run 1:
==> flow/design.v (excerpt) <==
module sram_logger(
    input         CLK_48MHZ,
    input         RESET,           
    input         READ_CMD,
    input  [79:0] GEIG_DATA,
    input  [79:0] MAG_DATA,
    input  [31:0] SRAM_D_IN,
    output [17:0] SRAM_A,
    output [3:0]  SRAM_SRBS,
    output        SRAM_CE,
    output        SRAM_WE,
    output        SRAM_OE,
    output [15:0] SRAM_D_OUT,
    output        SRAM_D_OE,
    output [15:0] DATA_READ,
    output [17:0] W_ADDRESS,
    output        W_CHIP_SELECT,
    output [17:0] R_ADDRESS,
    output        R_CHIP_SELECT
);
clock: 4.83 ns
lec_check: 0
cap_margin: 40
core_margin: 2
core_utilization: 70
cts_cluster_diameter: 246
cts_cluster_size: 17
hold_slack_margin: -0.08
place_density: 0.69
slew_margin: 20
run.sh (not shown) runs the stock make flow with config.mk's settings and CLKGATE_MAP_FILE=.
As the logs show, run 1 stopped at global routing after a tool error, so it never reached the end of the flow.
### run 1 -> run 2
# run 1
export LEC_CHECK = 0
export CAP_MARGIN = 40
export CORE_MARGIN = 2
export CORE_UTILIZATION = 70
export CTS_CLUSTER_DIAMETER = 246
export CTS_CLUSTER_SIZE = 17
export HOLD_SLACK_MARGIN = -0.08
export PLACE_DENSITY = 0.69
export SLEW_MARGIN = 20
create_clock -name core_clock -period 4.83 [get_ports {CLK_48MHZ}]
# run 2
export LEC_CHECK = 0
export CAP_MARGIN = 20
export CORE_MARGIN = 2
export CORE_UTILIZATION = 40
export SLEW_MARGIN = 20
create_clock -name core_clock -period 8.69 [get_ports {CLK_48MHZ}]
Findings:
Taking run 1 over run 2, the number of buffers inserted during clock tree synthesis ratio works out to 0.63.
When run 2 is set beside run 1, its number of buffers added for setup after CTS turns out to be 22 smaller.
Number of cell rows is lower on run 1
Run 2 vs. run 1: post-synthesis mux area share flat, post-place instance area down 2900 um^2, weighted congestion reported at the end of routability-driven placement down 9.8%, number of buffers inserted for hold repair after clock tree synthesis flat.
Looking at the reports, run 2 completed the entire flow and the layout it produced met the timing, DRC and antenna checks.
What run 3 does differently from run 2 at the input level:
# run 2
export LEC_CHECK = 0
export CAP_MARGIN = 20
export CORE_MARGIN = 2
export CORE_UTILIZATION = 40
export SLEW_MARGIN = 20
create_clock -name core_clock -period 8.69 [get_ports {CLK_48MHZ}]
# run 3
export LEC_CHECK = 0
export ABC_AREA = 1
export CAP_MARGIN = 5
export CORE_MARGIN = 2
export CORE_UTILIZATION = 40
export GPL_ROUTABILITY_DRIVEN = 0
export GPL_TIMING_DRIVEN = 1
export HOLD_SLACK_MARGIN = -0.02
export SETUP_SLACK_MARGIN = 0.33
export SLEW_MARGIN = 20
create_clock -name core_clock -period 9.53 [get_ports {CLK_48MHZ}]
==> results <==
Relative to run 2, wire length has gone down in run 3. Row met3 track utilization from global routing: run 3 higher / run 2 lower. The lower vertical die dimension of run 3 and run 2 is in run 2. Summary: finished layout cell area, run 3 worse than run 2.
--- input diff run 3..run 4 ---
# run 3
export LEC_CHECK = 0
export ABC_AREA = 1
export CAP_MARGIN = 5
export CORE_MARGIN = 2
export CORE_UTILIZATION = 40
export GPL_ROUTABILITY_DRIVEN = 0
export GPL_TIMING_DRIVEN = 1
export HOLD_SLACK_MARGIN = -0.02
export SETUP_SLACK_MARGIN = 0.33
export SLEW_MARGIN = 20
create_clock -name core_clock -period 9.53 [get_ports {CLK_48MHZ}]
# run 4
export LEC_CHECK = 0
export CAP_MARGIN = 20
export CORE_MARGIN = 2
export CORE_UTILIZATION = 40
export SLEW_MARGIN = 20
create_clock -name core_clock -period 10.0 [get_ports {CLK_48MHZ}]
Results
Run 3 -> run 4: tally of buffers added on design ports delta 0, exact match
Relative to run 3, run 4 improves area of the placeable core.
Estimated wirelength of the detail-placed design: higher on run 4
Looking at number of buffers other than clock buffers in the final layout, run 4 sits 7 above run 3.
Run 4 vs. run 3: simple-gate portion of the synthesized area went down by 13 points.
Comparing run 4 against run 3, there is no change at all in area used by sequential logic in the layout.
Diff run 3 -> run 4: aggregate global-route resource usage saw an increase; post-route cell area saw a decrease; sequential power saw a decrease.

========
sram_logger again, from the RTL that the note above started with.
export LEC_CHECK = 0
export ABC_AREA = 1
export CAP_MARGIN = 35
export CELL_PAD_IN_SITES_GLOBAL_PLACEMENT = 2
export CORE_MARGIN = 5
export CORE_UTILIZATION = 72
export CTS_CLUSTER_DIAMETER = 168
export CTS_CLUSTER_SIZE = 31
export GPL_ROUTABILITY_DRIVEN = 0
export HOLD_SLACK_MARGIN = -0.06
export MAX_ROUTING_LAYER = met4
export MIN_ROUTING_LAYER = met1
export PLACE_DENSITY_LB_ADDON = 0.04
export SLEW_MARGIN = 20
export TNS_END_PERCENT = 25
create_clock -name core_clock -period 11.5 [get_ports {CLK_48MHZ}]
The starting point did not get past global placement without I/O on FLW-0024.
==> next run, changes <==
ABC_AREA = unset   (was 1)
CAP_MARGIN = 15   (was 35)
CELL_PAD_IN_SITES_GLOBAL_PLACEMENT = unset   (was 2)
CORE_MARGIN = 2   (was 5)
CORE_UTILIZATION = 66   (was 72)
CTS_CLUSTER_DIAMETER = unset   (was 168)
CTS_CLUSTER_SIZE = 53   (was 31)
GPL_ROUTABILITY_DRIVEN = unset   (was 0)
HOLD_SLACK_MARGIN = unset   (was -0.06)
MAX_ROUTING_LAYER = unset   (was met4)
MIN_ROUTING_LAYER = unset   (was met1)
PLACE_DENSITY_LB_ADDON = unset   (was 0.04)
SETUP_SLACK_MARGIN = 1.33   (was unset)
TNS_END_PERCENT = 55   (was 25)
clock period = 5.27 ns   (was 11.5 ns; I/O delays follow)
This time the run died in global routing (GRT-0232).
Die size shrinks by 2.1%.
Synthesized cell count shrinks by about 24%.
Area after synthesis came out lower by 4.7%.
==> next run, changes <==
CAP_MARGIN = 5   (was 15)
CORE_UTILIZATION = 40   (was 66)
CTS_CLUSTER_SIZE = unset   (was 53)
GPL_ROUTABILITY_DRIVEN = 0   (was unset)
GPL_TIMING_DRIVEN = 0   (was unset)
HOLD_SLACK_MARGIN = -0.02   (was unset)
SETUP_SLACK_MARGIN = unset   (was 1.33)
TNS_END_PERCENT = unset   (was 55)
clock period = 9.53 ns   (was 5.27 ns; I/O delays follow)
After rerunning: The new run passed the timing, DRC and antenna checks. Die size rose by 64%. Synthesized cell count does not change. Synthesized area is unchanged.
==> next run, changes <==
CAP_MARGIN = 15   (was 5)
CORE_UTILIZATION = 66   (was 40)
GPL_ROUTABILITY_DRIVEN = unset   (was 0)
GPL_TIMING_DRIVEN = unset   (was 0)
HOLD_SLACK_MARGIN = unset   (was -0.02)
SETUP_SLACK_MARGIN = 1.21   (was unset)
clock period = 4.83 ns   (was 9.53 ns; I/O delays follow)
Effect:
- The changed run died in global routing
- die size decreases by well over a third
- synthesized cell count stays the same
- synthesized area is unchanged
==> next run, changes <==
CAP_MARGIN = 20   (was 15)
CORE_UTILIZATION = 65   (was 66)
HOLD_SLACK_MARGIN = 0.3   (was unset)
SETUP_SLACK_MARGIN = -0.52   (was 1.21)
clock period = 5.42 ns   (was 4.83 ns; I/O delays follow)
Effect: The changed run completed, yet does not pass: setup timing. Die size rises by 1.5%. Synthesized cell count is unchanged. Synthesized area does not change.
==> next run, changes <==
ABC_AREA = 1   (was unset)
CORE_UTILIZATION = 69   (was 65)
CTS_CLUSTER_SIZE = 95   (was unset)
HOLD_SLACK_MARGIN = unset   (was 0.3)
SETUP_SLACK_MARGIN = unset   (was -0.52)
clock period = 4.93 ns   (was 5.42 ns; I/O delays follow)
Effect: This time the run produced a clean layout; first-iteration DRC count came out higher by 21%; final area is about the same; wire length is lower by 1.7%; count of clock-buffer cells in the layout goes up by 3; global-route usage is lower by 0.65 points; area after synthesis increases by 4.9%; worst setup slack is better by 360 ps; total power rises by 34%.
Power figures rest on the tool's default switching activity, not on a simulated workload.
